Design Full_DCT, start of the top module:
module Full_DCT(input clk,wr_1,wr_2,reset,
           input [11:0]a0,a1,a2,a3,a4,a5,a6,a7,
           output signed[11:0]b0,b1,b2,b3,b4,b5,b6,b7);
Size: roughly 15,000 cells after synthesis, about 160,000 µm² of cells after synthesis.
clock: 14.5 ns
lec_check: 0
cap_margin: 20
core_margin: 2
core_utilization: 23
slew_margin: 20
run.sh (not shown) runs the stock make flow with config.mk's settings and CLKGATE_MAP_FILE=.
The starting point finished clean.
Then changed:
Settings changed: CORE_UTILIZATION 23 to 65, SETUP_SLACK_MARGIN set to -0.83.
Clock period 14.5 ns to 10.4 ns, I/O delays scaled along.
Now the flow died in global routing (5_1_grt).
Die area decreases by well over a third.
Synthesized area stays the same.
Synthesized cell count stays the same.
Then changed:
Settings changed: CORE_UTILIZATION 65 to 44, SETUP_SLACK_MARGIN -0.83 to unset.
Clock period 10.4 ns to 7.56 ns, I/O delays scaled along.
Result: With this change the flow completed and failed the layout checks on setup timing; synthesized cell count is unchanged; die area rises by 47%; area after synthesis does not change.
Then changed:
Settings changed: CORE_UTILIZATION 44 to 65, SETUP_SLACK_MARGIN set to 2.82.
Clock period 7.56 ns to 15.0 ns, I/O delays scaled along.
The new run finished with timing, DRC and antenna clean; die area is lower by a quarter to a third; via count is lower by a few percent; hold slack is about the same; worst setup slack is better by 6.0 ns; final cell count is lower by about a fifth; flip-flop count stays the same; clock-buffer cell count is higher by 22; final area is lower by about a fifth; wire length is lower slightly.
Then changed:
Settings changed: CORE_UTILIZATION 65 to 40, SETUP_SLACK_MARGIN 2.82 to unset.
Clock period 15.0 ns to 14.5 ns, I/O delays scaled along.
Effect:
- routed wire length is lower by roughly a tenth
- clock-buffer cell count falls by 15
- global-route usage fell by 18 points
- worst hold slack gets worse by 0.015 ns
- cell count went up by roughly a tenth

---

The RTL this note starts from:
==> flow/design.v <==
module DCT(input clk,
           input signed[11:0]a0,a1,a2,a3,a4,a5,a6,a7,
           output reg signed[11:0]b0,b1,b2,b3,b4,b5,b6,b7);
  wire [11:0] c1 = 12'b011111011000;
  wire [11:0] c2 = 12'b011101100100;
  wire [11:0] c3 = 12'b011010100110;
  wire [11:0] c4 = 12'b010110101000;
  wire [11:0] c5 = 12'b010001110001;
  wire [11:0] c6 = 12'b001100001111;
  wire [11:0] c7 = 12'b000110001111;
  wire signed [11:0] f07,f0_7,f16,f1_6,f25,f2_5,f34,f3_4;
  wire signed [11:0] f0734,f07_34,f1625,f16_25;
  wire signed [11:0] sum,diff;
  wire signed [11:0] x0,x1,x2,x3,x4,x5,x6,x7;
  wire signed[23:0]m8,m9,m10,m11,m12,m13,m14,m15,m16,m17,m18,m19,m20,m21,m22,m23,m24,m25,m26,m27;
  wire signed [23:0] m0,m1,m2,m3,m4,m5,m6,m7;
  reg [11:0] r0[7:0],r1[7:0],r2[7:0],r3[7:0],r4[7:0],r5[7:0],r6[7:0],r7 [7:0];
  wire [2:0] count = 0;
  add_sub B1(f07,f0_7,a0,a7);
  add_sub B2(f16,f1_6,a1,a6);
  add_sub B3(f25,f2_5,a2,a5);
  add_sub B4(f34,f3_4,a3,a4);
  add_sub B5(f0734,f07_34,f07,f34);
  add_sub B6(f1625,f16_25,f16,f25);
  add_sub B7(sum,diff,f0734,f1625);
  multiplier M1(m0,sum,c4);
  multiplier M2(m4,diff,c4);
  multiplier M3(m8,f07_34,c2);
  multiplier M4(m9,f16_25,c6);
  assign m2 = m8+m9;
  multiplier M5(m10,f07_34,c6);
  multiplier M6(m11,f16_25,c2);
  assign m6 = m10-m11;
  multiplier M7(m12,f0_7,c1);
  multiplier M8(m13,f0_7,c3);
  multiplier M9(m14,f0_7,c5);
  multiplier M10(m15,f0_7,c7);
  multiplier M11(m16,f1_6,c1);
  multiplier M12(m17,f1_6,c3);
  multiplier M13(m18,f1_6,c5);
  multiplier M14(m19,f1_6,c7);
  multiplier M15(m20,f2_5,c1);
  multiplier M16(m21,f2_5,c3);
  multiplier M17(m22,f2_5,c5);
  multiplier M18(m23,f2_5,c7);
  multiplier M19(m24,f3_4,c1);
  multiplier M20(m25,f3_4,c3);
  multiplier M21(m26,f3_4,c5);
  multiplier M22(m27,f3_4,c7);
  assign m1 = m12+m17+m22+m27;
  assign m3 = m13-m19-m20-m26;
  assign m5 = m14-m16+m23+m25;
  assign m7 = m15-m18+m21-m24;
  assign x0 = m0>>12;
  assign x1 = m1>>12;
  assign x2 = m2>>12;
  assign x3 = m3>>12;  
  assign x4 = m4>>12;
  assign x5 = m5>>12;
  assign x6 = m6>>12;
  assign x7 = m7>>12;
  always @(posedge clk)begin
    {b0,b1,b2,b3,b4,b5,b6,b7} <= {x0,x1,x2,x3,x4,x5,x6,x7};
  end
endmodule
module add_sub(
  output reg [11:0] sum,diff,                                           
  input [11:0] x,y                                                      
    );
always @(x or y)
begin
  sum=x+y;
  diff=x-y;
end
endmodule
module multiplier(
  output reg [23:0]out,
  input signed[11:0] x,y
);
  always @(x,y)begin
    out = x*y;
  end
endmodule
module block_mem(input clk,reset,wr,
		 input [11:0] in1,in2,in3,in4,in5,in6,in7,in8,
                 output reg [11:0] out0,out1,out2,out3,out4,out5,out6,out7
		);
  reg [11:0] mem_block[63:0];
reg [2:0] x,y;
  always@(posedge clk)
begin
	if(reset)
	begin
		x=0;
		y=0;
	end
	else if(wr==1)
	begin
      mem_block[(x*8)+0]<= in1;
      mem_block[(x*8)+1]<= in2;
      mem_block[(x*8)+2]<= in3;
      mem_block[(x*8)+3]<= in4;
      mem_block[(x*8)+4]<= in5;
      mem_block[(x*8)+5]<= in6;
      mem_block[(x*8)+6]<= in7;
      mem_block[(x*8)+7]<= in8;
		x<=x+1;
	end
  else if(wr==1'b0)
	begin
		out0 <=mem_block[y];
      out1 <=mem_block[8+y];
      out2 <=mem_block[16+y];
      out3 <=mem_block[24+y];
      out4 <=mem_block[32+y];
      out5 <=mem_block[40+y];
      out6 <=mem_block[48+y];
      out7 <=mem_block[56+y];
		y<= y+1;
	end
end
endmodule
module Full_DCT(input clk,wr_1,wr_2,reset,
           input [11:0]a0,a1,a2,a3,a4,a5,a6,a7,
           output signed[11:0]b0,b1,b2,b3,b4,b5,b6,b7);
  wire [11:0] r0,r1,r2,r3,r4,r5,r6,r7;
  DCT uut(clk,a0,a1,a2,a3,a4,a5,a6,a7,r0,r1,r2,r3,r4,r5,r6,r7);
  reg [11:0] R0,R1,R2,R3,R4,R5,R6,R7;
  wire [11:0] m10,m11,m12,m13,m14,m15,m16,m17;
  wire [11:0] m20,m21,m22,m23,m24,m25,m26,m27;
  reg dwr_1,dwr_2;
  always @(posedge clk)begin
    dwr_1 <= wr_1;
  end
  block_mem M1(clk,reset,dwr_1,
               r0,r1,r2,r3,r4,r5,r6,r7,
		       m10,m11,m12,m13,m14,m15,m16,m17
		      );
  always @(*) begin
    case(dwr_1)
      1'b0 : begin
            R0 = m10;
            R1 = m11;
            R2 = m12;
            R3 = m13;
            R4 = m14;
            R5 = m15;
            R6 = m16;
            R7 = m17;
      end
      default :begin
            R0 = 0;
            R1 = 0;
            R2 = 0;
            R3 = 0;
            R4 = 0;
            R5 = 0;
            R6 = 0;
            R7 = 0;
      end
      endcase
  end
  DCT uut1(clk,R0,R1,R2,R3,R4,R5,R6,R7,b0,b1,b2,b3,b4,b5,b6,b7);
endmodule
Settings: LEC_CHECK=0, CAP_MARGIN=20, CORE_MARGIN=2, CORE_UTILIZATION=40, SLEW_MARGIN=20; clock period 15.0 ns.
Then changed:
CORE_UTILIZATION = 9   (was 40)
clock period = 19.7 ns   (was 15.0 ns; I/O delays follow)
The changed run finished with timing, DRC and antenna clean.
Worst setup slack gains 2.5 ns.
Hold slack is better by 0.017 ns.
Via count came out higher by 0.60%.
Synthesized cell count is unchanged.
Die area went up to 4.4 times its value.
Wire length climbs by about 11%.
Flip-flop count stays the same.
Design area goes up by about 13%.
